[flow/config.mk]
export PLATFORM = sky130hd
export DESIGN_NAME = ELA
export DESIGN_NICKNAME = ELA
export VERILOG_FILES = /design/flow/design.v
export SDC_FILE = /design/flow/constraint.sdc
export NUM_CORES = 4
export LEC_CHECK = 0
export ABC_AREA = 1
export CAP_MARGIN = 40
export CELL_PAD_IN_SITES_DETAIL_PLACEMENT = 1
export CELL_PAD_IN_SITES_GLOBAL_PLACEMENT = 2
export CORE_MARGIN = 2
export CORE_UTILIZATION = 40
export MAX_ROUTING_LAYER = met4
export MIN_ROUTING_LAYER = met2
export SETUP_SLACK_MARGIN = -0.37
export SLEW_MARGIN = 25
[flow/constraint.sdc]
create_clock -name core_clock -period 8.5 [get_ports {clk}]
set_input_delay 1.7000 -clock core_clock [delete_from_list [all_inputs] [get_ports {clk}]]
set_output_delay 1.7000 -clock core_clock [all_outputs]
set_load 0.01 [all_outputs]
[flow/design.v]
`timescale 1ns/10ps
module ELA(clk, rst, ready, in_data, data_rd, req, wen, addr, data_wr, done);
	input				clk;
	input				rst;
	input				ready;
	input		[7:0]	in_data;
	input		[7:0]	data_rd;
	output reg			req;
	output reg			wen;
	output reg	[12:0]	addr;
	output reg	[7:0]	data_wr;
	output reg			done;
localparam IDLE = 3'd0, LOAD = 3'd1, OUT_PINK = 3'd2, OUT_BLUE = 3'd3, FINISH = 3'd4;
reg [2:0] state, next_state;
reg [5:0] count_row;
reg [6:0] count_column;
reg [7:0] U [0:127];	 
reg [7:0] L [0:127];	 
reg [7:0] D1, D2, D3;
integer i;
wire last_col = (count_column == 7'd127);
wire shift_in = (state == LOAD) || (state == OUT_PINK && !last_col);
wire rotate   = (state == OUT_BLUE);
function [7:0] avg;
	input [7:0] a, b;
	reg [8:0] s;
	begin
		s = {1'b0, a} + {1'b0, b};
		avg = s[8:1];
	end
endfunction
function [7:0] absd;
	input [7:0] a, b;
	begin
		absd = (a >= b) ? a - b : b - a;
	end
endfunction
always @(*) begin
	next_state = state;
	case(state)
		IDLE:     if(ready) next_state = LOAD;
		LOAD:     next_state = OUT_PINK;
		OUT_PINK: if(last_col) next_state = (count_row < 6'd2) ? LOAD : OUT_BLUE;
		OUT_BLUE: if(last_col) next_state = (count_row == 6'd32) ? FINISH : LOAD;
		default:  next_state = state;
	endcase
end
always @(posedge clk or posedge rst) begin
	if(rst) begin
		state <= IDLE;
		count_row <= 6'd0;
		count_column <= 7'd0;
	end
	else begin
		state <= next_state;
		if(state == LOAD)
			count_row <= count_row + 6'd1;
		if(state == OUT_PINK || state == OUT_BLUE)
			count_column <= count_column + 7'd1;
		else
			count_column <= 7'd0;
	end
end
always @(posedge clk) begin
	if(shift_in || rotate) begin
		for(i = 0; i < 127; i = i + 1) begin
			U[i] <= U[i + 1];
			L[i] <= L[i + 1];
		end
		U[127] <= rotate ? U[0] : L[0];
		L[127] <= rotate ? L[0] : in_data;
	end
	if(rotate) begin
		D1 <= absd(U[0], L[2]);
		D2 <= absd(U[1], L[1]);
		D3 <= absd(U[2], L[0]);
	end
end
reg [7:0] x, y, a, b, m, blue;
always @(*) begin
	x = U[0];
	y = L[0];
	if((D2 <= D1) && (D2 <= D3)) begin
		a = U[0]; b = L[0];
	end
	else if((D1 <= D2) && (D1 <= D3)) begin
		a = U[127]; b = L[1];
	end
	else begin
		a = U[1]; b = L[127];
	end
	if(count_column == 7'd0 || last_col) begin
		a = U[0]; b = L[0];
	end
	m = avg(a, b);
	if(((x >= m) && (x < y)) || ((x < m) && (x >= y)))
		blue = x;
	else if(((y >= m) && (y < x)) || ((y < m) && (y >= x)))
		blue = y;
	else
		blue = m;
end
always @(*) begin
	req = (state == LOAD);
	wen = (state == OUT_PINK) || (state == OUT_BLUE);
	done = (state == FINISH);
	addr = 13'd0;
	data_wr = 8'd0;
	if(state == OUT_PINK) begin
		addr = {count_row[4:0] - 5'd1, 1'b0, count_column};
		data_wr = L[127];
	end
	else if(state == OUT_BLUE) begin
		addr = {count_row[4:0] - 5'd2, 1'b1, count_column};
		data_wr = blue;
	end
end
endmodule
[flow/run.sh]
#!/bin/bash
# the make line also repeats each setting of config.mk as NAME=value (left out here)
make -C /OpenROAD-flow-scripts/flow DESIGN_CONFIG=/design/flow/config.mk WORK_HOME=/design/flow/orfs CLKGATE_MAP_FILE= finish
==> run notes, run 1 <==
Purpose: to document the outcome of synthesis and place and route.

Critical path
The type of the setup path with the least slack is reg2out. The most critical setup path has its startpoint at D1[7]$_DFFE_PP_. Among cell families on the critical path, the largest total delay comes from simple AND/OR/NAND/NOR gates.

For this design, the slowest cell found on the critical path is clkdlybuf4s50_1. The setup check on the worst reg-to-reg path leaves a slack of 4.56 ns. Data on the critical path arrives at its endpoint at 6.44 ns.

The critical register-to-register path startpoint is count_column[0]$_DFF_PP0_. The endpoint of the worst register-to-register path is U[46][1]$_DFFE_PP_. The kind of end point of the critical path is an output port. The total stage count of the critical path is 34. The worst reg-to-reg path cell count is 12. The count of buffer and inverter cells on the critical path is 7.

The sort of element at the start of the critical path is a flop. The report shows a maximum critical-path fanout of 28. Per STA, the endpoint of the critical path is data_wr[1]. By instance count, the cell type seen most on the critical path is nand2_1. The largest single stage delay on the critical path is 0.55 ns. The required time at the endpoint of the critical path is just under 7 ns.

Synthesis
Yosys reports the multiplexer fraction of the synthesized area as 0.139%. The number of nets at floorplan is ~3000. The simple-gate share of the synthesized area is roughly 2.3%. In this run, the synthesized area fraction spent on xor and xnor cells is recorded as 0.377%. The cell area after synthesis is 0.0674 mm². In the synthesized netlist, the cells that appear most often are 2072 x edfxtp_1, 176 x nand2_1, 152 x inv_1.

The synthesis-stage register bit count is 2090. The count of library flops with an enable pin is 2072. The chip area estimate from yosys synthesis is 0.0674 mm². Sequential cells were found to cover 92.9% of the synthesized design area.

The synthesized netlist was found by Yosys to have ~2900 cells. The number of distinct library cells after synthesis is between 40 and 50. The synthesized area per cell is 23.2 µm².

The top cell type's share of synthesized area is 92.3%. edfxtp_1 is the most common cell in the netlist. The synthesis report gives the async set-or-reset register share as 0.861%. The synthesis log from Yosys contains 3 warnings.

The synthesis report names the predominant flop master as edfxtp_1. After synthesis, the cell types taking the most area are edfxtp_1 92%, ha_1 1.9%, nand2_1 0.98%. The synthesized design spends more area on one cell type than any other, namely edfxtp_1. The top logic cell family in the synthesized netlist is simple AND/OR/NAND/NOR gates.

Per the synthesis report, the adder-cell share of the synthesized area is 2.08%. The count of mapped cells out of synthesis is around 2900. The AND-OR/OR-AND share of the synthesized area is 1.25%.

Placement
The estimated wirelength of the detail-placed design is 55000 µm. The placed instances occupy a cell area of between 0.07 and 0.08 mm². The count of port buffers added during placement is 34.

The congestion estimate from routability-driven global placement came to 0.804.

CTS
Clock tree synthesis selected as its root buffer the cell clkbuf_16. After clock tree synthesis, the flow added hold-fix buffers numbering 0. The clock transition time at the flip-flop clock pins of the worst setup and hold paths is roughly 0.070 ns. The number of cells upsized or downsized after cts is 0. The clock tree from TritonCTS is done. The insertion delay at the late pin of the worst-skew pair is 0.85 ns. The clock passes through at most 3 buffers.

The post-CTS repair timing setup buffer count is 0. CTS built an H-tree with a depth of 4. The number of clock sinks came to 2090. The TritonCTS buffer count is 200.

Power and ir drop
The proportion of power drawn by the clock network is 44.1%. The total design power is 0.0204 W. The combinational cell fraction of total power is 0.2%. The power density over the cells is between 200 and 300 mW/mm². The power spent charging and discharging nets is 0.00389 W.

The worst ir drop on vdd is 214 µV. The cell internal power dissipation is 0.0165 W. The largest part of the power goes to registers.

Per report_power, the Combinational row totals approximately 0.000045 W. The leakage power summed over all cells is 31.4 nW. Net switching is 19.1% of the power. Per report_power, the sequential group accounts for a little under three fifths of the total. The sequential power is 0.0113 W. Per report_power, the Clock row totals 0.00898 W.

Timing
The slew at the pin closest to its max-slew limit is 0.974 ns. The share of the clock period used by the worst path after layout is a little over nine tenths. Based on the critical path, the design can be clocked at up to around 120 MHz. The routed design could run at a clock period as short as between 8 and 9 ns. The number of setup violations in the final report is 0. Measured against its own limit, the worst slew margin works out to 35.1%.

The maximum clock skew at final layout is around 0.054 ns. The final timing report lists a max-slew violation count of 0. The total count of hold-check failures in the final report is 0.

Global route
The number of antenna violations at the first check in global routing is 3. The via count of the first global-routing pass is approximately 40000. The total congestion overflow after global routing is 0.

Global routing used 19.4% of the available tracks. Entering global routing, the biggest net connects 214 pins. The wire length of the first global-routing pass is 166000 µm.

Route
The post-detailed-route count of antenna-violating nets is 0. The total wire length after detailed routing is 105000 µm. Before antenna repair, the detailed router went through 7 iterations. Dividing the detail-routed wire length by the instance count gives 19.0 µm.

The number of vias in the routed layout is approximately 33000. The via count normalized by instance count is 5.88. In the routed design, unresolved DRC markers number 0. The count of routing violations after the opening detailed-route iteration is 3730.

Flow run
The tool warning count for the run is around 90. The max-cap violation count is 0.

Min path
Hold analysis lists the worst path endpoint as U[94][0]$_DFFE_PP_. For the worst min-delay path, the startpoint reported by OpenROAD is U[95][0]$_DFFE_PP_. The worst hold path passes through 0 cells. The worst hold path class is reg2reg.

Outcome
The run finished with no timing, DRC or antenna violations.

Cells and area
The synthesis-to-layout area growth is 15.3%. The net count of the finished layout is 3290. The finished cells cover 0.0778 mm².

Floorplanning
The die covers 0.172 mm². The initial cell density of the core is 40.3%. The number of rows in the core area is 150. The horizontal extent of the die is slightly above 400 µm. The core region area is 0.167 mm². The number of top-level pins is roughly 43. The vertical extent of the die is around 410 µm.
metal layers:
metal	share of wire [%]	wire length [µm]	GRT usage [%]
met5	0	0	-
met4	3.0	3150	4.27
met3	44	46700	27.6
met2	53	55600	20.0
met1	0	0	-
metrics by stage:
step                cells  hold WS, ns  setup TNS (ns)  worst slack [ns]  utilization, %
global placement     5159        0.403               0             0.901            42.4
global route         5553        0.382           -2.12            -0.301            46.5
CTS                  5533        0.379          -0.291           -0.0703            46.4
finish               5556        0.377               0             0.363            46.5
floorplan            2908        0.400               -             -7.87               -
detailed placement   5160        0.405               0             0.888            42.4
layout make-up:
class / instances / area, µm²
fillers: 14900 / 89500
flip-flops and latches: 2090 / 62700
clock buffers: 233 / 5130
multi-input cells: 651 / 4160
well taps: 2204 / 2760
clock inverters: 140 / 1630
repair buffers: 65 / 787
inverters: 155 / 582
diodes: 18 / 45.0
==> run 2, diff against run 1 <==
ABC_AREA = not set   (was 1)
CAP_MARGIN = 20   (was 40)
CELL_PAD_IN_SITES_DETAIL_PLACEMENT = not set   (was 1)
CELL_PAD_IN_SITES_GLOBAL_PLACEMENT = not set   (was 2)
CORE_UTILIZATION = 70   (was 40)
CTS_CLUSTER_DIAMETER = 377   (was not set)
MAX_ROUTING_LAYER = not set   (was met4)
MIN_ROUTING_LAYER = not set   (was met2)
SETUP_SLACK_MARGIN = 1.34   (was -0.37)
SLEW_MARGIN = 20   (was 25)
clock period = 4.6 ns   (was 8.5 ns; I/O delays follow)
==> run 2 against run 1 <==
Against the previous run:
- die area is 42% lower
- area after synthesis increased by 0.12%
- synthesized cell count is 4.8% lower
- the run now fails in global routing
==> run notes, run 2 <==
Summary of implementation figures.

Floorplanning
The floorplan step set the die width to 315 µm. The number of rows in the core area is between 100 and 150. After floorplanning, the core was sized to cover ~0.095 mm². The initial cell density of the core is 70.9%. In this run the count of I/O pins placed on the die edge is 43. The overall chip area is 0.0990 mm². From bottom edge to top edge, the die measures 315 µm.

Synthesis
In the Yosys report the total cell count is 2767. The number of distinct library cells after synthesis is 73. After synthesis, the largest area contributor takes up 92.1% of total cell area. In the Yosys report, the sequential cells make up 92.8% of the chip area.

Per the synthesis report, the simple-gate share of the synthesized area is 1.38%. The synthesis run shows multiplexers occupying 0.741% of the cell area. The AND-OR/OR-AND share of the synthesized area is approximately 1.9%.

For reference, the top cells by count after synthesis are 2072 x edfxtp_1, 101 x ha_1, 89 x inv_1. The library cell with the highest instance count after synthesis is edfxtp_1. When the netlist entered floorplanning its net count stood at between 2000 and 3000.

The dominant cell type by area after synthesis is edfxtp_1. Post-synth the commonest register cell is edfxtp_1. The chip area estimate from yosys synthesis is 0.0675 mm². The arithmetic-cell share of the synthesized area counting full adders, half adders and majority gates is under 10%. In the synthesized netlist the async set-or-reset flop fraction comes to less than 1%.

In the synthesized netlist, the number of instances is between 2000 and 3000. Of the total synthesized cell area, the portion taken by XOR and XNOR cells is 0.415%. Ranked by total cell area, the synthesized netlist is headed by edfxtp_1 92%, ha_1 1.9%, dfrtp_1 0.63%. Counting flops with a built-in enable in the synthesized netlist gives 2072. The cell area after synthesis is 0.0675 mm². The synthesized area per cell is 24.4 µm². Warnings reported by Yosys during synthesis add up to 3.

The top logic cell family in the synthesized netlist is adder cells. Yosys reported a register bit count of between 2000 and 2500.

CTS
The maximum root-to-sink buffer count is 3. For this design, the sink count on the clock tree is roughly 2100. The H-tree generated during clock tree synthesis spans 4 levels. Looking at the clock tree report, the root buffer type is clkbuf_16. In this run, CTS created clock tree buffers numbering 182.

Outcome
The tool reported: "[ERROR GRT-0232] Routing congestion too high. Check the congestion heatmap in the GUI". The run stopped with a tool error. Progress stopped at global routing.

Placement
The placement summary gives the final routability congestion estimate as between 0.9 and 1. The worst setup slack after placement is -2.12 ns. Per the detailed placement report, the placed cell area equals 0.0711 mm². Summed over all nets, the half-perimeter wirelength after detailed placement is 63400 µm. The count of port buffers added during placement is 34.

Global route
The overall track demand over capacity in global routing is a little under half. The total overflow left after global routing is ~80.
-- run 2: repair_timing --
action / 4_1_cts
hold buffers: 0
resized: 296
cloned: 2
endpoints found under the setup margin: 62
setup buffers: 66
pin swaps: 83
-- run 2: metal layers --
layer  GRT overflow  global-route usage, %
met1              7                   52.5
met2             41                   69.8
met3              9                   29.2
met4             22                   28.1
met5              0                   18.2
-- run 2: metrics by stage --
step | total power, W | TNS [ns] | std cells
after floorplan | 0.0213 | - | 2767
after global placement | 0.0213 | -15.00 | 4248
after detailed placement | 0.0214 | -16.22 | 4248
after CTS | 0.0370 | -19.59 | 4646
==> run 3, diff against run 2 <==
ABC_AREA = 1   (was not set)
CAP_MARGIN = 10   (was 20)
CELL_PAD_IN_SITES_DETAIL_PLACEMENT = 2   (was not set)
CELL_PAD_IN_SITES_GLOBAL_PLACEMENT = 1   (was not set)
CORE_ASPECT_RATIO = 1.82   (was not set)
CORE_MARGIN = 7   (was 2)
CORE_UTILIZATION = 67   (was 70)
CTS_CLUSTER_DIAMETER = 190   (was 377)
GPL_ROUTABILITY_DRIVEN = 0   (was not set)
GPL_TIMING_DRIVEN = 1   (was not set)
MAX_ROUTING_LAYER = met5   (was not set)
PLACE_DENSITY_LB_ADDON = 0.15   (was not set)
SETUP_SLACK_MARGIN = -0.26   (was 1.34)
SLEW_MARGIN = 10   (was 20)
clock period = 4.68 ns   (was 4.6 ns; I/O delays follow)
==> run 3 against run 2 <==
Against the previous run:
- die area up 11%
- the run fails in detailed placement
- synthesized cell count increased by 5.1%
- area after synthesis is 0.12% lower
==> run notes, run 3 <==
Summary of implementation figures.

Outcome
The run stopped with a tool error. The last stage reached is detailed placement. The tool reported: "Error: detail_place.tcl, 38 bad optional access".

Synthesis
The library cell with the highest instance count after synthesis is edfxtp_1. After Yosys synthesis, full adders, half adders and majority gates account for 2.08% of the synthesized area. The cell-mix breakdown from Yosys lists the XOR/XNOR area share as less than 1%. Yosys printed 3 warnings. The AND-OR/OR-AND share of the synthesized area is between 1 and 1.5%. The fraction of synthesized area in multiplexers is 0.139%. The count of mapped cells out of synthesis is 2908. The synthesized area per cell is 23.2 µm². The simple-gate share of the synthesized area is 2.30%. For this design, Yosys synthesis ends with a cell count of ~2900. The chip area estimate from yosys synthesis is between 0.06 and 0.07 mm². The top logic cell family in the synthesized netlist is simple AND/OR/NAND/NOR gates. The async set-or-reset flop fraction in the synthesized netlist is less than 1%. Counting flops and latches in the post-synthesis netlist gives 2090. In the post-synthesis netlist, the biggest area contributors are edfxtp_1 92%, ha_1 1.9%, nand2_1 0.98%. Counting flops with a built-in enable in the synthesized netlist gives a little over 2000. The number of nets in the synthesized netlist is 3035.

Yosys reports that the leading cell type by area covers 92.3% of the netlist area. The most frequently used flop master after synthesis is edfxtp_1. Yosys mapped the design onto between 40 and 50 distinct sky130hd cell types.

The cell area that synthesis handed to floorplanning was 0.0674 mm². The dominant cell type by area after synthesis is edfxtp_1. The commonest cells after synthesis are 2072 x edfxtp_1, 176 x nand2_1, 152 x inv_1. The portion of the post-synthesis area used by sequential elements is 92.9%.

Floorplanning
The number of rows in the core area is between 150 and 200. In this run the count of I/O pins placed on the die edge is 43. The vertical extent of the die is 442 µm. The overall chip area is approximately 0.11 mm².

The initial cell density of the core is 67.8%. In this run the horizontal extent of the chip is 249 µm. The core region is 0.0995 mm².

Placement
Buffers placed on the I/O ports in this run total 34.
## run 3: per-stage QoR
step	power [W]	cells	worst slack, ns
after floorplan	0.0210	2908	-11.69
after global placement	0.0210	4350	-1.33
==> run 4, diff against run 3 <==
ABC_AREA = 0   (was 1)
CAP_MARGIN = 20   (was 10)
CELL_PAD_IN_SITES_DETAIL_PLACEMENT = not set   (was 2)
CELL_PAD_IN_SITES_GLOBAL_PLACEMENT = not set   (was 1)
CORE_ASPECT_RATIO = 1.78   (was 1.82)
CORE_MARGIN = 2   (was 7)
CORE_UTILIZATION = 70   (was 67)
CTS_CLUSTER_DIAMETER = not set   (was 190)
MAX_ROUTING_LAYER = not set   (was met5)
PLACE_DENSITY_LB_ADDON = 0.08   (was 0.15)
SETUP_SLACK_MARGIN = 1.35   (was -0.26)
SLEW_MARGIN = 20   (was 10)
==> run 4 against run 3 <==
Against the previous run:
- the layout now fails its checks (setup timing)
- synthesized cell count shrank 4.8%
- die area shrank 10%
- area after synthesis up 0.12%
==> run notes, run 4 <==
Purpose: to document the outcome of synthesis and place and route.

Route
For this block, the routed nets add up to approximately 120000 µm of wire. TritonRoute reported its final design rule violation total as 0. Per the detail_route report, the via count comes to 27100. In the final routed layout, each cell accounts on average for 25.5 µm. The number of iterations in the first detailed-routing pass is 7. The count of routing violations after the opening detailed-route iteration is 2831.

The via count normalized by instance count is slightly below 6. Once detail routing completed, the nets flagged for antenna violations numbered 0.

Min path
The endpoint of the worst hold-timing path is U[32][5]$_DFFE_PP_. Counting instances, the worst hold path has a depth of 0. The worst hold path begins at U[33][5]$_DFFE_PP_.

The type recorded for the worst min-delay path is reg2reg.

Synthesis
Yosys reports that the leading cell type by area covers just over 90% of the netlist area. In the post-synthesis netlist, the biggest area contributors are edfxtp_1 92%, ha_1 1.9%, dfrtp_1 0.63%. In this run, the synthesized area fraction spent on xor and xnor cells is recorded as 0.415%.

For this run, the register share of the synthesized area comes to 92.8%. Warnings reported by Yosys during synthesis add up to 3. In the Yosys report the total cell count is 2767. The synthesized netlist occupies a cell area of 0.0675 mm². The fraction of synthesized area in multiplexers is less than 1%. Per the synth stats, the flop cell with the highest instance count is edfxtp_1. By area, the combinational part of the netlist is dominated by adder cells. The simple-gate share of the synthesized area is 1.38%. The dominant cell type by area after synthesis is edfxtp_1. The count of library flops with an enable pin is roughly 2100. The number of nets handed over by synthesis was 2894. The synthesis-stage register bit count is 2090. By count the netlist is led by 2072 x edfxtp_1, 101 x ha_1, 89 x inv_1. Sorting the synthesis cell report by count puts at the top edfxtp_1.

The count of mapped cells out of synthesis is 2767. The async set-or-reset flop fraction in the synthesized netlist is 0.861%. The arithmetic-cell share of the synthesized area counting full adders, half adders and majority gates is ~2.1%. The area recorded from the Yosys report for this design is 0.0675 mm².

The number of distinct library cells after synthesis is 73. The AND-OR/OR-AND share of the synthesized area is 1.93%. Each instance of the synthesized netlist takes up on average roughly 24 µm².

Global route
The number of antenna violations at the first check in global routing is 6. The via count of the first global-routing pass is 28400. Entering global routing, the biggest net connects 145 pins. Recorded from the global router log, the overflow total was 0. The overall track demand over capacity in global routing is 24.0%. The first global-routing pass estimated roughly 170000 µm of wire.

Critical path
The critical path's most frequent cell is buf_6. Following the worst setup path forward leads to its endpoint at data_wr[7]. The required time at the endpoint of the critical path is 3.74 ns. For reference, the most critical setup path is categorized as reg2out.

The count of buffer and inverter cells on the critical path is 9. The worst reg-to-reg path cell count is 18. The sort of element at the start of the critical path is a flop.

The total stage count of the critical path is 29. On the critical path the largest part of the delay comes from AND-OR/OR-AND gates. The endpoint of the worst register-to-register path is D2[7]$_DFFE_PP_. For this design, the slowest cell found on the critical path is edfxtp_1. STA classifies the critical path endpoint as an output port.

The critical register-to-register path startpoint is U[1][0]$_DFFE_PP_. The largest stage delay on the critical path is approximately 0.44 ns. The largest fanout on the critical path is 5. The worst-case reg-to-reg setup slack stands at 0.58 ns.

Data arrives at the worst endpoint at 6.37 ns. The timing startpoint of the critical path is D2[5]$_DFFE_PP_.

CTS
The clock tree from TritonCTS is done. The clock drives 2090 sinks. The clock transition time at the flip-flop clock pins of the worst setup and hold paths is approximately 0.1 ns.

The maximum root-to-sink buffer count is 3. CTS built an H-tree with a depth of 4. In this run the clock root is driven by a clkbuf_16. In this run, CTS created clock tree buffers numbering 163. Per the skew report, the later register of the worst-skew pair sees a clock latency of ~0.79 ns. The number of buffers added to fix hold violations after cts is 0.

Power and ir drop
The total design power is 0.0347 W. Internal power comes to 0.0281 W. The switching component of the power was reported as 0.00666 W. The clock network is responsible for roughly two fifths of the overall power. Summed over all sequential cells, the power is a little over 0.02 W. IR analysis of the VDD net gives a maximum drop of 492 µV. Summed over all cells, the static leakage comes to 31.6 nW. Looking at the power breakdown, sequential logic takes 59.2% of the total.

Power spread over the standard cell area amounts to 444 mW/mm². The switching share of power is 19.2%. The flow reports power dissipated in the clock network as 0.0141 W. Of the total power, combinational logic draws 0.2%.

The top power consumer group is registers. Per report_power, the Combinational row totals 0.0000575 W.

Timing
The transition time recorded at the tightest slew-check pin is 0.869 ns. The most critical hold endpoint after final layout shows a slack of 0.397 ns. The final critical path takes up 156% of the cycle.

The smallest setup slack after layout is -2.62 ns. The highest clock frequency the design can meet is around 140 MHz. The headroom to the max-slew limit is 42.1%. Between clock sinks in the finished design, the worst skew comes to 0.0399 ns. Setup repair after global routing could not meet its margin everywhere. The final number of max-transition violations is 0. The number of setup violations in the final report is 8.

The total count of hold-check failures in the final report is 0. The final timing report derives a shortest allowable period of 7.30 ns.

Floorplanning
The horizontal extent of the die is 237 µm. The vertical extent of the die is ~420 µm. Once the floorplan was initialized, standard cells occupied 70.3% of the core. The report lists the number of standard-cell rows as 152.

The chip occupies ~0.099 mm². In this run the standard cell core region covers approximately 0.096 mm². The number of top-level pins is 43.

Flow run
The tool warning count for the run is between 70 and 80. The max-cap violation count is 0.

Placement
The total placed instance area is 0.0710 mm². STA on the placed design reports a worst setup slack of -2.32 ns. The count of port buffers added during placement is 34. The estimated wirelength of the detail-placed design is 51000 µm.

Outcome
The run finished, with violations left. The checks that failed: setup timing.

Cells and area
The share of the core filled with cells in the final layout is between 80 and 90%. The synthesis-to-layout area growth is 15.9%. Fill cells in the final layout number 4077. The net count of the finished layout is 3354.

With fillers left out, the area of the finished cells amounts to 0.0782 mm².
run 4: metal layers:
layer	global-route usage (%)	part of all wire [%]
met1	32.7	40
met4	10.1	4.5
met5	0	0
met3	4.92	5.4
met2	38.7	50
run 4: what timing repair did:
action / CTS / global route
setup endpoints to repair: 39 / 26
pin swaps: 96 / 33
cloned: 1 / 1
gates resized: 252 / 64
endpoints found under the hold margin: 0 / 0
setup buffers: 75 / 17
run 4: through the flow:
step	instances	TNS, ns
6_report	4588	-20.39
5_1_grt	4587	-21.46
3_5_place_dp	4200	-17.70
2_1_floorplan	2767	-
3_3_place_gp	4200	-16.14
4_1_cts	4569	-17.95
run 4: final cells by class:
cell class	count	area [µm²]	area share [%]
Sequential cell	2090	62700	80.1
Multi-Input combinational cell	572	5430	6.94
Clock buffer	197	4300	5.50
Timing Repair Buffer	311	2960	3.78
Tap cell	1232	1540	1.97
Clock inverter	96	982	1.26
Inverter	89	348	0.445
Antenna cell	1	2.50	0.00320
==> run 5, diff against run 4 <==
ABC_AREA = not set   (was 0)
CORE_ASPECT_RATIO = not set   (was 1.78)
CORE_UTILIZATION = 65   (was 70)
GPL_ROUTABILITY_DRIVEN = not set   (was 0)
GPL_TIMING_DRIVEN = not set   (was 1)
PLACE_DENSITY_LB_ADDON = not set   (was 0.08)
SETUP_SLACK_MARGIN = 1.68   (was 1.35)
clock period = 6.21 ns   (was 4.68 ns; I/O delays follow)
==> run 5 against run 4 <==
Against the previous run:
- largest cell class unchanged
- critical endpoint is now data_wr[2]
- sequential power down 24%
- area after synthesis stayed put
- sequential share of layout area increased by 0.84 points
- flip-flop count unchanged
- critical path type unchanged
- first-iteration DRC count up 0.99%
- count of clock-buffer cells in the layout rose by 42
- synthesized cell count stayed put
- worst hold slack lost 0.0098 ns
- register-to-register slack improved by 1.3 ns
- via count is 5.1% lower
- worst setup slack better by 1.5 ns
- utilization decreased by 6.6 points
- the layout still fails its checks (setup timing)
==> run notes, run 5 <==
Purpose: to document the outcome of synthesis and place and route.

Floorplanning
The number of top-level pins is 43. The vertical extent of the die is about 330 µm. Per the OpenROAD floorplan log, the area of the core is 0.103 mm². In this run the horizontal extent of the chip is 326 µm. Before placement the cells fill 65.3% of the core. According to the floorplan report, the total die area is 0.106 mm². The initialized floorplan defines 118 standard-cell rows.

Power and ir drop
The switching share of power is around a fifth. The combinational-cell power consumption is 0.0000377 W. The power density over the cells is about 350 mW/mm².

The sequential power is 0.0155 W. Of all power groups, the one with the highest power is registers. The flow reports that the clock network draws a little over two fifths of the design power.

The worst ir drop on vdd is 310 µV. The power spent charging and discharging nets is ~0.0052 W. The share of total power dissipated in sequential elements is 57.8%. The leakage power summed over all cells is 31.0 nW. The internal portion of the total power is 0.0216 W. The clock network power is 0.0113 W. The combinational cell fraction of total power is less than 1%.

Critical path
Along the worst path, the maximum fanout reaches 4. The required time at the endpoint of the critical path is 4.97 ns. The kind of end point of the critical path is an output port. The slowest cell on the critical path is edfxtp_1. The timing report lists the critical path depth as 27 cells.

Following the worst setup path forward leads to its endpoint at data_wr[2]. The count of buffer and inverter cells on the critical path is 7. The critical register-to-register path startpoint is U[0][1]$_DFFE_PP_. For reference, the most critical setup path is categorized as reg2out. The longest incremental delay of any stage on the critical path is reported as 0.42 ns. The kind of cell with the highest combined delay on the critical path is AND-OR/OR-AND gates.

The arrival time at the worst endpoint is 6.05 ns. The worst setup path is launched from a flop. The worst-case register-to-register setup slack is between 1.5 and 2 ns. The timing startpoint of the critical path is D1[3]$_DFFE_PP_. The worst reg-to-reg path cell count is 16.

The endpoint of the worst register-to-register path is D1[7]$_DFFE_PP_.

Synthesis
After Yosys synthesis, AND-OR and OR-AND compound gates account for 1.93% of the synthesized area. Sequential elements use 92.8% of the synthesized area. Yosys printed 3 warnings. The post-synthesis share of cell area spent on xor and xnor gates is 0.415%. The async set-or-reset flop fraction in the synthesized netlist is less than 1%. The synthesized area per cell is 24.4 µm².

Of the total synthesized cell area, the portion taken by AND, OR, NAND and NOR gates is 1.38%. The synthesized netlist contains 73 unique library cells. The commonest cells after synthesis are 2072 x edfxtp_1, 101 x ha_1, 89 x inv_1. The dominant cell type by area after synthesis is edfxtp_1. In the synthesized netlist, the number of instances is 2767. Summing every instance area after synthesis gives 0.0675 mm².

The library cell with the highest instance count after synthesis is edfxtp_1. The post-synth count of flops with an enable pin is about 2100. Per the post-synthesis report, the nets total 2894. The chip area estimate from yosys synthesis is 0.0675 mm². The most frequently used flop master after synthesis is edfxtp_1. Of the combinational cells, the family taking the most area is adder cells. Per the synthesis report, the adder-cell share of the synthesized area is ~2.1%. The synthesis-stage register bit count is 2090. By area the synthesized netlist is led by edfxtp_1 92%, ha_1 1.9%, dfrtp_1 0.63%. Per the Yosys statistics, synthesis produced 2767 cells.

The top cell type's share of synthesized area is between 90 and 100%. In the synthesized netlist, mux cells make up 0.741% of the area.

Timing
Pins over their slew limit in the final report were tallied at 0. The number of setup violations in the final report is 8. Setup slack on the critical path of the routed design comes to -1.08 ns. The routed design could run at a clock period as short as 7.29 ns. The maximum clock skew at final layout is 0.0476 ns. The slew at the pin closest to its max-slew limit is 1.09 ns. In this build the clock could be raised as far as 137 MHz. Setup repair after global routing could not meet its margin everywhere.

The final hold slack is ~0.39 ns. The total count of hold-check failures in the final report is 0. The headroom to the max-slew limit is 27.1%. Setup total negative slack on the finished layout was measured at -8.11 ns. Post-route period utilization is reported as 117%.

Cells and area
The area growth from synthesis to layout is 14.7%. The net count of the finished layout is 3243. The share of the core filled with cells in the final layout is 74.9%.

Global route
The number of antenna violations at the first check in global routing is 2. The pin count of the biggest net entering global routing is 205. The via count of the first global-routing pass came to 26800.

Total global-route track usage over all layers is 20.5%. The first global-routing pass estimated 164000 µm of wire. Summed over all layers, the global routing overflow is 0.

Route
The script logs the ratio of routed vias to standard cells as 5.53. The number of iterations in the first detailed-routing pass is 5. For this run, design rule violations remaining after detail routing come to 0. After the first detailed-routing iteration, the DRC count stood at 2859. The number of vias in the routed layout is 25700.

The post-detailed-route count of antenna-violating nets is 0. The total wire length after detailed routing is about 110000 µm. The routed design shows a wire length per standard cell of 23.2 µm.

CTS
The cell at the root of the clock tree is clkbuf_16. CTS reports a maximum clock tree buffer depth of 3. Counting the buffers created by CTS gives 188. The number of sinks driven by the clock tree is 2090. The deepest level of the CTS H-tree is 4. The number of buffers added to fix hold violations after cts is 0.

The insertion delay at the late pin of the worst-skew pair is 0.78 ns. After clock tree synthesis, the clock-pin slew on the worst setup and hold paths is 0.06 ns. The clock tree from TritonCTS is done.

Placement
The count of port buffers added during placement is 34. The routability-driven placement congestion ratio is 0.852. The worst setup slack after placement is -0.889 ns. The estimated wirelength of the detail-placed design is 46200 µm.

Min path
The worst hold path begins at L[3][7]$_DFFE_PP_. The number of cells on the worst hold path is 0. STA reports the tightest min-delay check as being of type reg2reg. The endpoint of the worst hold-timing path is L[2][7]$_DFFE_PP_.

Flow run
The tally of OpenROAD warnings is 86. Max-cap violations in this run came to 0.

Outcome
The run finished, with violations left. The checks that failed were setup timing.
-- run 5: layer usage --
metal  share of wire [%]  global-route usage [%]  routed length [µm]
met5                   0                       0                   0
met3                 4.0                    3.40                4280
met2                  47                    30.7               50800
met1                  47                    32.2               50700
met4                 2.0                    5.99                2130
-- run 5: area by class of cell --
class / count / area (µm²)
flip-flops and latches: 2090 / 62700
fillers: 5367 / 25900
inverters: 89 / 334
well taps: 1380 / 1730
repair buffers: 175 / 1730
clock buffers: 239 / 4960
clock inverters: 108 / 913
multi-input cells: 572 / 5090
diodes: 1 / 2.50
-- run 5: through the flow --
stage / instance area (µm²) / cells / total power, W
after floorplan: 67600 / 2767 / 0.0158
after global placement: 70600 / 4274 / 0.0158
after detailed placement: 70600 / 4274 / 0.0158
after CTS: 77200 / 4646 / 0.0271
after global routing: 77400 / 4653 / 0.0275
final: 77400 / 4654 / 0.0268
-- run 5: repair_timing --
item | 4_1_cts | 5_1_grt
setup endpoints to repair | 8 | 9
resized | 125 | 42
endpoints found under the hold margin | 0 | 0
gates cloned | 3 | 0
buffers inserted | 22 | 7
pin swaps | 40 | 29
==> run 6, diff against run 5 <==
CAP_MARGIN = 35   (was 20)
CELL_PAD_IN_SITES_GLOBAL_PLACEMENT = 3   (was not set)
CORE_MARGIN = 9   (was 2)
CORE_UTILIZATION = 40   (was 65)
GPL_TIMING_DRIVEN = 0   (was not set)
HOLD_SLACK_MARGIN = 0.28   (was not set)
MAX_ROUTING_LAYER = met4   (was not set)
MIN_ROUTING_LAYER = met2   (was not set)
SETUP_SLACK_MARGIN = not set   (was 1.68)
TNS_END_PERCENT = 40   (was not set)
clock period = 8.5 ns   (was 6.21 ns; I/O delays follow)
==> run 6 against run 5 <==
Against the previous run:
- now clean on timing, DRC and antenna
- register-to-register slack better by 1.8 ns
- cell area up 2.0%
- synthesized cell count unchanged
- sequential power down 27%
- die area up 73%
- global-route usage down 3.5 points
- clock power down 23%
- worst hold slack worse by 0.0069 ns
- non-clock buffer count down 51
- largest power group unchanged
==> run notes, run 6 <==
Purpose: to document the outcome of synthesis and place and route.

Outcome
The run finished with no timing, DRC or antenna violations.

Critical path
The timing startpoint of the critical path is D1[3]$_DFFE_PP_. The largest stage delay on the critical path is 0.52 ns. The required time at the endpoint of the critical path is 6.80 ns. The worst setup path is captured at an output port. The kind of cell with the highest combined delay on the critical path is AND-OR/OR-AND gates. The endpoint of the worst register-to-register path is L[112][2]$_DFFE_PP_. The destination of the critical timing path is data_wr[3].

In this run the critical register-to-register path is launched from state[4]$_DFF_PP0_. Looking at the critical path, the single cell with the biggest stage delay is edfxtp_1. STA classifies the critical path startpoint as a flop. Along the worst path, the maximum fanout reaches 10. The timing report notes that buffer and inverter cells on the critical path total 5. The worst-case register-to-register setup slack is 3.66 ns. Logic depth along the worst register-to-register path is recorded as 11. The total stage count of the critical path is 25. Looking at the setup timing report, the critical path kind is reg2out. The arrival time at the worst endpoint is between 6 and 7 ns.

Synthesis
The portion of synthesized area spent on multiplexers is 0.741%. The number of nets at floorplan is 2894. The simple-gate share of the synthesized area is 1.38%.

Of the post-synthesis cell area, the dominant cell type holds between 90 and 100%. After synthesis the netlist holds a flip-flop and latch count of 2090. The synthesized area per cell is 24.4 µm². The dominant cell type by area after synthesis is edfxtp_1. The count of mapped cells out of synthesis is 2767.

The synth_stat.txt file lists the number of cells as 2767. In this run, the synthesized area fraction spent on adder and majority cells is recorded as 2.12%. The post-synthesis share of cell area spent on xor and xnor gates is 0.415%. According to the Yosys statistics, the synthesized design has a chip area of just under 0.07 mm². The count of library flops with an enable pin is 2072. The library cell with the highest instance count after synthesis is edfxtp_1.

The AND-OR/OR-AND share of the synthesized area is 1.93%. The main area contributors are edfxtp_1 92%, ha_1 1.9%, dfrtp_1 0.63%. Among the non-sequential cells, adder cells take the most area. The cell area after synthesis is 0.0675 mm². The async set-or-reset flop fraction in the synthesized netlist is 0.861%. Sequential cells were found to cover between 90% and 100% of the synthesized design area. Yosys mapped the design onto between 70 and 80 distinct sky130hd cell types.

Ranked by instance count, the synthesized netlist is headed by 2072 x edfxtp_1, 101 x ha_1, 89 x inv_1. Yosys printed 3 warnings. The most frequently used flop master after synthesis is edfxtp_1.

Placement
The estimated wirelength of the detail-placed design is a little under 60000 µm. The count of port buffers added during placement is 34. The congestion estimate from routability-driven global placement came to 0.775. STA on the placed design reports a worst setup slack of -1.70 ns. The post-placement cell count is ~5000.

Power and ir drop
The switching portion of total power comes to 18.8%. The proportion of power drawn by the clock network is 43.5%. The top power consumer group is registers. Dividing total power by cell area gives a power density of 254 mW/mm². The relative contribution of sequential cells to total power is a little under three fifths. The net switching power in the latest report is 0.00377 W. The clock network power is 0.00872 W. The power report lists the sequential group at 0.0113 W. The worst ir drop on vdd is 178 µV. The cell internal power dissipation is ~0.016 W.

The power report lists the combinational group at ~0.000021 W. Per report_power, the combinational group accounts for less than 1% of the total. Per the OpenROAD power report, leakage power amounts to 31.2 nW.

Global route
The via count of the first global-routing pass is 39900. Total global-route track usage over all layers is 17.0%. The first global-routing pass estimated 158000 µm of wire. Entering global routing, the biggest net connects 64 pins. Summed over all layers, the global routing overflow is 0.

The number of antenna violations at the first check in global routing is 3.

Floorplanning
The number of top-level pins is 43. In this run the full chip footprint comes out at 0.184 mm². The core region area is 0.167 mm². The initialized floorplan defines 150 standard-cell rows. The horizontal extent of the die is 429 µm. According to the floorplan report, the die height is between 400 and 500 µm. The share of the core area taken by cells at floorplan is 40.3%.

Timing
The final hold slack is 0.380 ns. The highest clock frequency the design can meet is 123 MHz. The shortest period the worst path allows is 8.15 ns. For reference, the final report shows the max-slew violation count at 0. Measured against its own limit, the worst slew margin works out to 46.2%. The smallest setup slack after layout is 0.353 ns.

The share of the clock period used by the worst path after layout is around 96%. The final-layout setup total negative slack is 0 ns. The transition time recorded at the tightest slew-check pin is 0.806 ns. The final timing report lists clock skew as around 0.044 ns. The end-of-flow timing check tallies setup violations at 0. The final hold violation count recorded for this run is 0.

Route
Summed over all layers, the routed wires come to between 100000 and 150000 µm. For this run, design rule violations remaining after detail routing come to 0. The count of routing violations after the opening detailed-route iteration is 3366.

For this sky-water flow run, the detailed-routed wirelength per cell is reported as approximately 19 µm. The number of iterations in the first detailed-routing pass is 7. The count of nets left with antenna violations once routing finished came out at 0. The number of vias in the routed layout is 32400.

The via count normalized by instance count is 5.92.

Flow run
The number of maximum-capacitance violations recorded for the run is 0. The tally of OpenROAD warnings is 63.

CTS
TritonCTS built the clock tree. The number of sinks driven by the clock tree is 2090. The tree is rooted in a clkbuf_16. The longest clock path from root to sink contains 3 buffers.

Buffers inserted during clock tree synthesis total 210. The insertion delay at the late pin of the worst-skew pair is 0.82 ns. Hold repair after CTS inserted 0 buffers.

The deepest level of the CTS H-tree is 4. On the reported timing paths, the clock transition at the registers reads roughly 0.060 ns.

Min path
STA reports the tightest min-delay check as being of type reg2reg. In this run the most critical hold path is launched from U[39][2]$_DFFE_PP_. The number of cells on the worst hold path is 0. The endpoint of the worst hold-timing path is U[38][2]$_DFFE_PP_.

Cells and area
The synthesis-to-layout area growth is 17.0%. The net count of the finished layout is approximately 3200. The share of the core filled with cells in the final layout is 47.2%. The number of cells in the finished layout apart from fillers is about 5500.
run 6: final cells by class:
| cell class | instances | area, µm² |
|---|---|---|
| inverter | 89 | 334 |
| antenna | 15 | 37.5 |
| fill | 13500 | 88400 |
| timing repair buffer | 108 | 1620 |
| tap | 2204 | 2760 |
| multi-input combinational | 572 | 4940 |
| sequential | 2090 | 62700 |
| clock inverter | 110 | 938 |
| buffer | 16 | 126 |
| clock buffer | 270 | 5570 |
run 6: what timing repair did:
| item | 4_1_cts | 5_1_grt |
|---|---|---|
| endpoints found under the setup margin | 8 | 8 |
| resized | 89 | 39 |
| setup buffers | 20 | 12 |
| cloned | 0 | 0 |
| pin swaps | 15 | 25 |
run 6: stage by stage:
stage / total power, W / area, µm²
3_3_place_gp: 0.0116 / 70600
5_1_grt: 0.0209 / 79000
2_1_floorplan: 0.0115 / 67600
4_1_cts: 0.0204 / 78700
3_5_place_dp: 0.0116 / 71700
6_report: 0.0201 / 79000
run 6: routing by layer:
layer	share of wire (%)	GRT usage, %
met5	0	-
met4	3.3	3.75
met1	0	-
met3	43	23.4
met2	54	18.5
==> run 7, diff against run 6 <==
ABC_AREA = 1   (was not set)
CAP_MARGIN = 10   (was 35)
CELL_PAD_IN_SITES_DETAIL_PLACEMENT = 2   (was not set)
CORE_ASPECT_RATIO = 1.39   (was not set)
CORE_MARGIN = 7   (was 9)
CORE_UTILIZATION = 67   (was 40)
CTS_CLUSTER_DIAMETER = 190   (was not set)
GPL_ROUTABILITY_DRIVEN = 0   (was not set)
GPL_TIMING_DRIVEN = 1   (was 0)
HOLD_SLACK_MARGIN = not set   (was 0.28)
MAX_ROUTING_LAYER = met5   (was met4)
PLACE_DENSITY_LB_ADDON = 0.15   (was not set)
SETUP_SLACK_MARGIN = -0.26   (was not set)
SLEW_MARGIN = 10   (was 20)
TNS_END_PERCENT = not set   (was 40)
clock period = 4.68 ns   (was 8.5 ns; I/O delays follow)
==> run 7 against run 6 <==
Against the previous run:
- the run now fails in detailed placement
- area after synthesis down 0.12%
- die area down 40%
- synthesized cell count up 5.1%
==> run notes, run 7 <==
Summary of implementation figures.

Synthesis
The cell area after synthesis is 0.0674 mm². The arithmetic-cell share of the synthesized area counting full adders, half adders and majority gates is 2.08%. The synthesis-stage register bit count is 2090.

In this run, the synthesized area fraction spent on AND-OR/OR-AND gates is recorded as 1.25%. The top logic cell family in the synthesized netlist is simple AND/OR/NAND/NOR gates. The synthesis report names the predominant flop master as edfxtp_1.

The post-synthesis share of cell area spent on xor and xnor gates is less than 1%. The number of synthesis warnings is 3. In the Yosys stats the netlist draws on roughly 42 distinct library cells.

The synthesis report lists the most area-consuming cells as edfxtp_1 92%, ha_1 1.9%, nand2_1 0.98%. The chip area estimate from yosys synthesis is 0.0674 mm². The synthesized area per cell is 23.2 µm². Of the synthesized area, sequential elements account for 92.9%. In the Yosys report the total cell count is 2908. The dominant cell type by area after synthesis is edfxtp_1. At floorplan, the net count of the design was reported as 3035. Synthesis produced a netlist whose cell count is 2908. Multiplexer cells account for less than 1% of the synthesized area. The simple-gate share of the synthesized area is ~2.3%. Counting instances in the post-synthesis netlist gives the leading cell types as 2072 x edfxtp_1, 176 x nand2_1, 152 x inv_1.

The count of library flops with an enable pin is 2072. The top cell type's share of synthesized area is 92.3%. After synthesis, the share of flip-flops with an asynchronous set or reset is less than 1%. By instance count, the leading cell after synthesis is edfxtp_1.

Outcome
The first error in the log reads "[ERROR DPL-0033] detailed placement checks failed during check placement". The flow did not finish. According to the logs, the last stage reached was detailed placement.

Floorplanning
The initial utilization of the core area, before any placement, comes to 67.4%. The floorplan step defined a core boundary enclosing about 0.1 mm². The die is 388 µm tall. The floorplan step defined a die boundary enclosing 0.110 mm². For this design the top-level I/O count stands at 43.

The horizontal extent of the die is between 200 and 300 µm. The number of rows in the core area is 137.

Placement
Buffers placed on the I/O ports in this run total 34.
-- run 7: stage by stage --
stage          total power (W)  hold slack (ns)  instances  worst slack, ns
3_3_place_gp            0.0210            0.400       4387            -1.06
2_1_floorplan           0.0210            0.400       2908           -11.69
==> run 8, diff against run 7 <==
ABC_AREA = not set   (was 1)
CAP_MARGIN = 20   (was 10)
CELL_PAD_IN_SITES_DETAIL_PLACEMENT = not set   (was 2)
CELL_PAD_IN_SITES_GLOBAL_PLACEMENT = not set   (was 3)
CORE_ASPECT_RATIO = not set   (was 1.39)
CORE_MARGIN = 2   (was 7)
CORE_UTILIZATION = 40   (was 67)
CTS_CLUSTER_DIAMETER = not set   (was 190)
GPL_ROUTABILITY_DRIVEN = not set   (was 0)
GPL_TIMING_DRIVEN = not set   (was 1)
HOLD_SLACK_MARGIN = 0.24   (was not set)
MAX_ROUTING_LAYER = not set   (was met5)
PLACE_DENSITY_LB_ADDON = not set   (was 0.15)
SETUP_SLACK_MARGIN = -0.37   (was -0.26)
SLEW_MARGIN = 20   (was 10)
clock period = 8.5 ns   (was 4.68 ns; I/O delays follow)
==> run 8 against run 7 <==
Against the previous run:
- the layout now fails its checks (setup timing)
- area after synthesis increased by 0.12%
- synthesized cell count fell by 4.8%
- die area increased by 57%
==> run notes, run 8 <==
Purpose: to document the outcome of synthesis and place and route.

Timing
The share of the clock period used by the worst path after layout is 101%. Across the routed clock network, the largest skew measured is roughly 0.027 ns. Pins over their slew limit in the final report were tallied at 0.

The number of setup violations in the final report is 2. The shortest period the worst path allows is 8.55 ns. The highest clock frequency the design can meet is between 100 and 150 MHz. The slew at the pin closest to its max-slew limit is 1.00 ns.

The final hold slack is ~0.4 ns. Counting endpoints that fail hold in the final report gives 0. Measured against its own limit, the worst slew margin works out to 33.2%.

In the post-route analysis, the smallest setup slack over all paths is -0.0500 ns.

Outcome
The flow ran to the end, but the layout failed its checks. Failing layout checks were recorded as setup timing.

Global route
The first global-routing pass estimated 139000 µm of wire. The number of antenna violations at the first check in global routing came to 2. The via count of the first global-routing pass is around 37000. The total congestion overflow after global routing is 0. The overall track demand over capacity in global routing is 15.2%. The pin count of the biggest net entering global routing is 196.

Cells and area
The finished cells cover 0.0771 mm². The final report gives the core utilization as 46.1%. The net count of the finished layout is ~3100. The synthesis-to-layout area growth is 14.2%.

Synthesis
The synthesized netlist occupies a cell area of roughly 0.068 mm². For reference, the post-synthesis area per instance comes to around 24 µm². The AND-OR/OR-AND share of the synthesized area is slightly below 2%. After Yosys synthesis, XOR and XNOR cells account for 0.415% of the synthesized area.

The number of different library cells used by synthesis comes to roughly 73. The count of mapped cells out of synthesis is approximately 2800. The synthesis-stage register bit count is 2090. Summed over all instances, the cell type with the most area after synthesis is edfxtp_1. The commonest cells after synthesis are 2072 x edfxtp_1, 101 x ha_1, 89 x inv_1. The top cell type's share of synthesized area is just over 90%. After Yosys synthesis, full adders, half adders and majority gates account for 2.12% of the synthesized area. The synthesized netlist devotes under 10% of its cell area to simple gates. The number of standard cells reported by yosys is 2767. The number of synthesis warnings is 3. The synthesis report gives the async set-or-reset register share as 0.861%. The synthesized design contains just over 2000 enable-type register cells. The portion of the post-synthesis area used by sequential elements is 92.8%. Among the non-sequential cells, adder cells take the most area. Summing all multiplexer cells gives an area fraction of 0.741%. The synthesis stats list as the most numerous cell edfxtp_1. According to the Yosys statistics, the synthesized design has a chip area of between 0.06 and 0.07 mm².

At floorplan, the net count of the design was reported as 2894. The main area contributors are edfxtp_1 92%, ha_1 1.9%, dfrtp_1 0.63%. The commonest register cell is edfxtp_1.

Power and ir drop
The cell internal power dissipation is 0.0159 W. For this design the ratio of total power to cell area is 254 mW/mm². The combinational cell fraction of total power is 0.1%.

The sequential power is 0.0113 W. Per the breakdown, switching nets consume 18.5% of all power. The top power consumer group is registers.

Summed over all cells, the static leakage comes to 30.5 nW. The proportion of power drawn by the clock network is 42.0%. For the clock group, total power comes out at about 0.008 W. The power report attributes to the sequential group a share of 57.8%. The power report lists the combinational group at 0.0000241 W. The power spent charging and discharging nets is between 0.003 and 0.004 W.

Overall power consumption after layout is estimated at just under 0.02 W. The highest supply drop recorded on VDD is around 200 µV.

Critical path
By instance count, the cell type seen most on the critical path is nor2_1. The kind of end point of the critical path is an output port. The slowest cell on the critical path is clkdlybuf4s50_1. The longest incremental delay of any stage on the critical path is reported as 0.54 ns. OpenSTA lists the critical path endpoint as data_wr[6]. In this run the register-to-register setup slack is 3.87 ns.

The kind of cell with the highest combined delay on the critical path is AND-OR/OR-AND gates. The largest fanout on the critical path is 15. Counting both buffers and inverters, the worst setup path holds a total of 4.

Per the timing report, the most critical flop-to-flop path originates at U[1][1]$_DFFE_PP_. The report puts the cell count of the worst reg-to-reg path at 15. Per STA, the startpoint of the critical path is D1[1]$_DFFE_PP_. The arrival time of data at the worst endpoint is listed as between 6 and 7 ns. Data on the critical path is required at its endpoint by 6.80 ns.

The STA report counts the stages on the worst setup path as 25. In the setup report, the worst path falls into the class reg2out. The sort of element at the start of the critical path is a flop.

The capture point of the worst register-to-register path is recorded as D2[7]$_DFFE_PP_.

Floorplanning
The die is 415 µm tall. For this configuration, the core starts out at a cell density of 40.3%. After floorplanning, the core was divided into 150 placement rows. The region available for standard cell placement spans between 0.15 and 0.2 mm². Measured along the x axis, the die boundary spans 415 µm. The overall chip area is around 0.17 mm². The number of top-level pins is around 43.

Route
The routed wirelength normalized by instance count is 16.7 µm. The detail route stage leaves a number of antenna-violating nets equal to 0. Per the detailed-route log, wirelength across all metal layers totals 89400 µm. Detailed routing inserted a total of 31300 vias. The via count normalized by instance count is 5.84. The number of iterations in the first detailed-routing pass is 8. The final routed DRC violation total is 0. The violation tally recorded at the end of detailed-routing iteration 0 is approximately 3800.

CTS
The TritonCTS buffer count is 187. TritonCTS built the clock tree. Per the CTS log, the buffer count on the longest clock path is 3. Clock latency on the worst-skew pair, taken at its later pin, is around 0.80 ns. The number of buffers added to fix hold violations after cts is 0. For reference, the clock transition at the flip-flops on the worst setup and hold paths is 0.06 ns.

The deepest level of the CTS H-tree is 4. Clock tree synthesis found a total of ~2100 sinks. The cell at the root of the clock tree is clkbuf_16.

Flow run
Per the run summary, max-cap violations total 0. The tally of OpenROAD warnings is 88.

Min path
The number of cells on the worst hold path is listed as 0. Looking at the hold checks, the worst path lands on L[18][6]$_DFFE_PP_. The start point of the worst hold path is L[19][6]$_DFFE_PP_. The worst hold path class is reg2reg.

Placement
The routability-driven placement congestion ratio is 0.810. Port buffering added 34 buffers. The total placed instance area is roughly 0.071 mm². Setup slack on the worst path after placement came out at around 0.13 ns.

The estimated wirelength of the detail-placed design is between 40000 and 50000 µm.
run 8: through the flow:
stage          setup TNS [ns]  instances
3_3_place_gp                0       5016
3_5_place_dp                0       5016
6_report              -0.0713       5364
2_1_floorplan               -       2767
4_1_cts                 -2.38       5360
5_1_grt                 -2.87       5361
run 8: layout make-up:
cell class                 instances  area (µm²)
multi-input combinational        572        4610
fill                           13700       90300
clock inverter                   120        1150
clock buffer                     223        4880
sequential                      2090       62700
antenna                            3        7.51
timing repair buffer              63         687
tap                             2204        2760
inverter                          89         334
run 8: what timing repair did:
item,in CTS,in global routing
setup endpoints to repair,8,8
gates resized,6,26
setup buffers,1,0
pin swaps,0,4
gates cloned,0,1
run 8: metal layers:
metal / up-vias / part of all wire [%] / global-route usage, % / wire length (µm)
met2: 8045 / 52 / 16.7 / 46400
met5: - / 0.14 / 0.528 / 128
met4: 8 / 4.6 / 4.39 / 4080
met1: 11500 / 0 / - / 0
li1: 11400 / - / - / -
met3: 391 / 43 / 21.8 / 38800
==> run 9, diff against run 8 <==
CORE_UTILIZATION = 58   (was 40)
CTS_CLUSTER_DIAMETER = 40   (was not set)
CTS_CLUSTER_SIZE = 41   (was not set)
HOLD_SLACK_MARGIN = not set   (was 0.24)
MIN_ROUTING_LAYER = not set   (was met2)
SETUP_SLACK_MARGIN = 1.07   (was -0.37)
TNS_END_PERCENT = 5   (was not set)
clock period = 4.18 ns   (was 8.5 ns; I/O delays follow)
==> run 9 against run 8 <==
Against the previous run:
- the layout still fails its checks (setup timing)
- clock skew rose by 0.046 ns
- critical endpoint is now data_wr[7]
- die area fell by 31%
- area after synthesis did not move
- largest cell class unchanged
- global-route usage is 1.1 points higher
- synthesized cell count stayed put
==> run notes, run 9 <==
Purpose: to document the outcome of synthesis and place and route.

Timing
Timing would allow up to 151 MHz. The headroom to the max-slew limit is a little over two fifths. The final hold slack is 0.375 ns.

The smallest setup slack after layout is -2.43 ns. The share of the clock period used by the worst path after layout is 158%. The final-layout setup total negative slack is -19.29 ns. After layout, the setup clock skew is reported as 0.0726 ns.

The slew at the pin closest to its max-slew limit is 0.842 ns. The total count of hold-check failures in the final report is 0. The number of setup violations in the final report is 8. Setup repair after global routing could not meet its margin everywhere.

For reference, the final report shows the max-slew violation count at 0. For the finished layout, the period the worst path requires is 6.61 ns.

Power and ir drop
The script computed the net switching share of total power as 20.3%. Combinational logic burns 0.1% of the power. The power density over the cells is 516 mW/mm². The top power consumer group is registers.

The leakage power summed over all cells is 32.0 nW. The sequential power is around 0.023 W. The clock network power is 0.0180 W. The power report puts the net switching power at 0.00835 W. The proportion of power drawn by the clock network is 43.9%. The total design power is just over 0.04 W. Sequential cells account for 55.9% of the total power. The power report lists cell-internal power as about 0.033 W. Across the VDD grid, the largest voltage drop is 444 µV. The combinational-cell power consumption is between 0.00006 and 0.00007 W.

Route
The first TritonRoute pass finished after 5 iterations. The routed wirelength normalized by instance count is 19.4 µm. The count of routing violations after the opening detailed-route iteration is a little over 2000. The number of vias in the routed layout is 25500.

Wires add up to 94800 µm. The count of nets left with antenna violations once routing finished came out at 0. TritonRoute reported its final design rule violation total as 0. The via count normalized by instance count is approximately 5.2. The number of antenna diodes in the final layout is 0.

Synthesis
The library cell with the highest instance count after synthesis is edfxtp_1. In this run, synthesis inferred between 2000 and 2500 flip-flops with an integrated enable. The number of standard cells reported by yosys is between 2000 and 3000.

The most used flip-flop cell after synthesis is edfxtp_1. Sorting the synthesized cells by area gives the leading types as edfxtp_1 92%, ha_1 1.9%, dfrtp_1 0.63%. Per the synthesis report, the XOR/XNOR share of the synthesized area is less than 1%. Per the synthesis report, the single largest cell type by area occupies between 90% and 100% of cell area. The arithmetic-cell share of the synthesized area counting full adders, half adders and majority gates is approximately 2.1%. In this run, the synthesized area fraction spent on and/or/nand/nor cells is recorded as 1.38%. The synthesis report gives the async set-or-reset register share as 0.861%. The number of synthesis warnings is 3.

Yosys reported a register bit count of 2090. The count of mapped cells out of synthesis is between 2000 and 3000. After synthesis, the share of cell area in mux cells is 0.741%.

For reference, compound AND-OR and OR-AND cells occupy 1.93% of the area reported after synthesis. In the synthesized netlist, the cells that appear most often are 2072 x edfxtp_1, 101 x ha_1, 89 x inv_1. Yosys reports a chip area of 0.0675 mm². The dominant cell type by area after synthesis is edfxtp_1.

The number of nets at floorplan is about 2900. Dividing the synthesized area by the synthesized cell count gives 24.4 µm². The top logic cell family in the synthesized netlist is adder cells.

Yosys mapped the design onto approximately 73 distinct sky130hd cell types. Of the synthesized area, sequential elements account for 92.8%. Summing every instance area after synthesis gives 0.0675 mm².

Min path
The worst hold path class is reg2reg. The number of cells on the worst hold path is 0. Hold analysis lists the worst path endpoint as U[116][0]$_DFFE_PP_. For the worst min-delay path, the startpoint reported by OpenROAD is U[117][0]$_DFFE_PP_.

Critical path
The largest fanout on the critical path is 15. The count of buffer and inverter cells on the critical path is 5. The required time at the endpoint of the critical path is 3.34 ns. The arrival time at the worst endpoint is 5.77 ns. Per the STA report, the cell with the highest stage delay on the worst path is edfxtp_1.

In this run the critical path is formed by ha_4, nand4_1, buf_4, o22ai_4, nand2_4, buf_8, a21oi_1, a21oi_1, ha_1, nand4_1, nor2_1, o31ai_2, nor2_1, nor2_2, a2111oi_4, buf_4, nor2_2, maj3_1, nand2_1, a31oi_1, buf_4, a21o_4, o221ai_4, buf_6. The type of the setup path with the least slack is reg2out. The kind of end point of the critical path is an output port. The timing startpoint of the critical path is D1[7]$_DFFE_PP_. The critical register-to-register path startpoint is L[1][0]$_DFFE_PP_. According to the timing report, the critical path is captured at data_wr[7]. The capture point of the worst register-to-register path is recorded as D2[7]$_DFFE_PP_. By instance count, the cell type seen most on the critical path is buf_4. The worst reg-to-reg path cell count is 16. The kind of cell with the highest combined delay on the critical path is AND-OR/OR-AND gates. STA classifies the critical path startpoint as a flop. The largest single stage delay on the critical path is around 0.47 ns. The worst-case register-to-register setup slack is 0.28 ns. The total stage count of the critical path is 24.

Flow run
The report counts max-capacitance violations totalling 0. The tally of OpenROAD warnings is 73.

Global route
Per the GRT congestion report, total overflow comes to 0. Entering global routing, the biggest net connects 144 pins. The global routing report lists combined usage of all routing layers as approximately 16%. The number of antenna violations at the first check in global routing was 5. The wire length of the first global-routing pass is 149000 µm.

The via count of the first global-routing pass is between 20000 and 30000.

Floorplanning
The initial cell density of the core is 58.3%. Per the OpenROAD floorplan log, the area of the core is 0.116 mm². The number of rows in the core area is 125. In this run the horizontal extent of the chip is 345 µm.

In this run the full chip footprint comes out at 0.119 mm². In this run the count of I/O pins placed on the die edge is approximately 43. The vertical extent of the die is around 350 µm.

CTS
The deepest level of the CTS H-tree is 4. The TritonCTS buffer count is 187. The number of sinks driven by the clock tree is around 2100. The clock transition time at the flip-flop clock pins of the worst setup and hold paths is 0.06 ns. TritonCTS built the clock tree.

The report puts the hold buffer count at CTS at 0. Per the skew report, the later register of the worst-skew pair sees a clock latency of 0.81 ns. The tree is rooted in a clkbuf_16.

In this run the deepest clock path goes through 3 buffers.

Placement
The count of port buffers added during placement is 34. The estimated wirelength of the detail-placed design is 51900 µm. The placement summary gives the final routability congestion estimate as 0.837.

Cells and area
The sequential cells in the finished layout cover a total of ~0.063 mm². The net count of the finished layout is 3326. The area growth from synthesis to layout is 17.9%. The multi-input combinational cells in the finished layout cover a total of 0.00548 mm².

The final-layout fill cell count is 6958.

Outcome
Failing layout checks were recorded as setup timing. The flow ran to the end, but the layout failed its checks.
==> run 9: per-stage QoR <==
| step | setup WS, ns | area (µm²) | utilization (%) | std cells |
|---|---|---|---|---|
| after detailed placement | -2.57 | 71600 | 61.8 | 4521 |
| after CTS | -2.48 | 79300 | 68.4 | 4888 |
| after floorplan | -11.93 | 67600 | - | 2767 |
| after global placement | -2.51 | 71600 | 61.8 | 4521 |
| after global routing | -2.74 | 79600 | 68.7 | 4889 |
| final | -2.43 | 79600 | 68.7 | 4889 |
==> run 9: final cells by class <==
type | count | area share [%]
Clock buffer | 203 | 6.05
Clock inverter | 152 | 2.47
Inverter | 89 | 0.440
Multi-Input combinational cell | 572 | 6.88
Sequential cell | 2090 | 78.8
Tap cell | 1524 | 2.40
Timing Repair Buffer | 259 | 3.00
==> run 9: routing by layer <==
layer / share of wire (%) / GRT usage [%]
met5: 0 / 0
met4: 2.4 / 5.67
met1: 51 / 26.8
met2: 43 / 22.0
met3: 3.8 / 3.33
==> run 9: what timing repair did <==
| item | 4_1_cts | 5_1_grt |
|---|---|---|
| resized | 264 | 58 |
| gates cloned | 1 | 0 |
| endpoints found under the hold margin | 0 | 0 |
| setup buffers | 11 | 1 |
| pin swaps | 102 | 87 |
| endpoints found under the setup margin | 42 | 30 |
==> run 10, diff against run 9 <==
ABC_AREA = 0   (was not set)
CAP_MARGIN = 0   (was 20)
CELL_PAD_IN_SITES_DETAIL_PLACEMENT = 0   (was not set)
CELL_PAD_IN_SITES_GLOBAL_PLACEMENT = 2   (was not set)
CORE_ASPECT_RATIO = 0.64   (was not set)
CORE_MARGIN = 10   (was 2)
CORE_UTILIZATION = 60   (was 58)
CTS_CLUSTER_DIAMETER = not set   (was 40)
CTS_CLUSTER_SIZE = not set   (was 41)
GPL_ROUTABILITY_DRIVEN = 0   (was not set)
GPL_TIMING_DRIVEN = 0   (was not set)
MAX_ROUTING_LAYER = met4   (was not set)
MIN_ROUTING_LAYER = met2   (was not set)
SETUP_SLACK_MARGIN = 2.01   (was 1.07)
SLEW_MARGIN = 25   (was 20)
TNS_END_PERCENT = 50   (was 5)
clock period = 8.5 ns   (was 4.18 ns; I/O delays follow)
==> run 10 against run 9 <==
Against the previous run:
- the run now finishes clean
- utilization up 0.81 points
- die area up 6.3%
- critical path depth up 4
- clock skew down 0.051 ns
- area after synthesis unchanged
- count of clock-buffer cells in the layout up 10
- global-route usage up 6.9 points
- cell area down 2.5%
- sequential share of layout area up 2.0 points
- critical endpoint is now data_wr[2]
- largest power group unchanged
- highest routed layer unchanged
==> run notes, run 10 <==
Purpose: to document the outcome of synthesis and place and route.

Outcome
The run finished with no timing, DRC or antenna violations.

Floorplanning
The overall die size recorded for this design is 0.127 mm². 43 I/O pins were placed. The floorplan step defined a core boundary enclosing ~0.11 mm². The floorplan step records an initial core utilization of approximately 60%.

The floorplan has 98 rows.

Synthesis
The fraction of synthesized area in multiplexers is 0.741%. The synthesis report gives the async set-or-reset register share as 0.861%. The chip area estimate from yosys synthesis is just under 0.07 mm². In this run the biggest area consumer among cell types represents around 92% of the synthesized area. The simple-gate share of the synthesized area is 1.38%.

By area the synthesized netlist is led by edfxtp_1 92%, ha_1 1.9%, dfrtp_1 0.63%. The dominant cell type by area after synthesis is edfxtp_1. The count of mapped cells out of synthesis is 2767.

The number of standard cells reported by yosys is 2767. The portion of the post-synthesis area used by sequential elements is 92.8%. Per the synth log, the flip-flop and latch total comes to 2090.

Per the post-synthesis stats, the area per cell is 24.4 µm². After synthesis, the most frequently instantiated cells are 2072 x edfxtp_1, 101 x ha_1, 89 x inv_1. The most frequently used flop master after synthesis is edfxtp_1. Yosys mapped the design onto ~73 distinct sky130hd cell types.

Timing
Setup repair after global routing could not meet its margin everywhere. The transition time recorded at the tightest slew-check pin is 0.894 ns. The maximum clock skew at final layout is 0.0218 ns. Across all checked pins, the minimum headroom to the slew limit is around two fifths. Max-slew check failures listed in the final report amount to 0. The final critical path takes up 96.5% of the cycle.

Cells and area
The synthesis-to-layout area growth is 14.9%. At the end of the flow, the number of nets in the layout was 3192. The final layout report lists a filler cell count of 6609.

Critical path
The endpoint of the worst register-to-register path is D1[7]$_DFFE_PP_. Measured in cells, the most critical reg-to-reg path has a length of 16. The critical path's most frequent cell is buf_6. The timing startpoint of the critical path is D2[1]$_DFFE_PP_.

Per the OpenROAD timing report, the critical path contains 28 cells. The slowest cell on the critical path is edfxtp_1. The critical path contains buffers and inverters numbering 7 combined. The type of the setup path with the least slack is reg2out. The largest stage delay on the critical path is about 0.46 ns. For the worst setup path, the data arrival time is 6.50 ns. The kind of end point of the critical path is an output port.

The launch point of the worst register-to-register path is recorded as U[0][1]$_DFFE_PP_. The worst-case register-to-register setup slack is 3.90 ns. The sort of element at the start of the critical path is a flop.

Placement
According to the dpl log, the detail-placed design has an HPWL of about 50000 µm. Per the placement log, port buffering inserted 34 buffers.

Route
Across all layers, the routed design uses 32400 vias. The count of routing violations after the opening detailed-route iteration is about 4000. The script logs the ratio of routed vias to standard cells as 6.87.

The number of iterations in the first detailed-routing pass is 30. The routed wirelength normalized by instance count is approximately 20 µm.

Power and ir drop
The switching portion of total power comes to 18.1%. The flow reports power dissipated in combinational cells as 0.0000246 W. The cell internal power dissipation is 0.0158 W. For the clock group, total power comes out at 0.00797 W.

The worst ir drop on vdd is 228 µV. Per report_power, the Sequential row totals 0.0113 W. The design draws 0.0193 W. The flow reports that the clock network draws 41.3% of the design power.

CTS
Looking at the clock tree report, the root buffer type is clkbuf_16. Buffers inserted during clock tree synthesis total 175. The insertion delay at the late pin of the worst-skew pair is 0.79 ns.

The clock tree from TritonCTS is done. The maximum root-to-sink buffer count is 3. The number of buffers added to fix hold violations after cts is 0.

Global route
The pin count of the biggest net entering global routing is 62. The via count of the first global-routing pass is 39400. Global routing finished with a remaining overflow of 0. The wire length of the first global-routing pass is 149000 µm.

Flow run
The tally of OpenROAD warnings is 64.

Min path
The worst hold path class is reg2reg.
## run 10: metrics by stage
step / std cells / setup TNS, ns / setup WS (ns) / util [%] / area, µm²
6_report: 4722 / 0 / 0.300 / 69.5 / 77600
2_1_floorplan: 2767 / - / -7.61 / - / 67600
5_1_grt: 4719 / 0 / 0.155 / 69.5 / 77600
3_3_place_gp: 4301 / - / -12.05 / 62.5 / 69800
3_5_place_dp: 4341 / -2.80 / -0.487 / 63.4 / 70800
4_1_cts: 4695 / 0 / 0.647 / 69.2 / 77300
## run 10: routing by layer
metal | GRT usage (%) | vias to the layer above | share of wire (%)
met5 | - | - | 0
met4 | 6.13 | 0 | 4.9
met3 | 33.5 | 531 | 46
met2 | 23.3 | 8766 | 50
met1 | - | 11600 | 0
li1 | - | 11500 | -
## run 10: layout make-up
| class | instances | area [µm²] | area share (%) |
|---|---|---|---|
| Buffer | 16 | 158 | 0.203 |
| Clock buffer | 213 | 4670 | 6.02 |
| Multi-Input combinational cell | 572 | 5050 | 6.51 |
| Antenna cell | 13 | 32.5 | 0.0419 |
| Tap cell | 1500 | 1880 | 2.42 |
| Inverter | 89 | 334 | 0.430 |
| Sequential cell | 2090 | 62700 | 80.8 |
| Timing Repair Buffer | 121 | 1770 | 2.29 |
| Clock inverter | 108 | 1040 | 1.34 |
## run 10: what timing repair did
| item | CTS | global route |
|---|---|---|
| buffers inserted | 33 | 14 |
| setup endpoints to repair | 8 | 8 |
| resized | 135 | 33 |
| pin swaps | 43 | 36 |
Power is estimated from default activity; no workload was simulated.
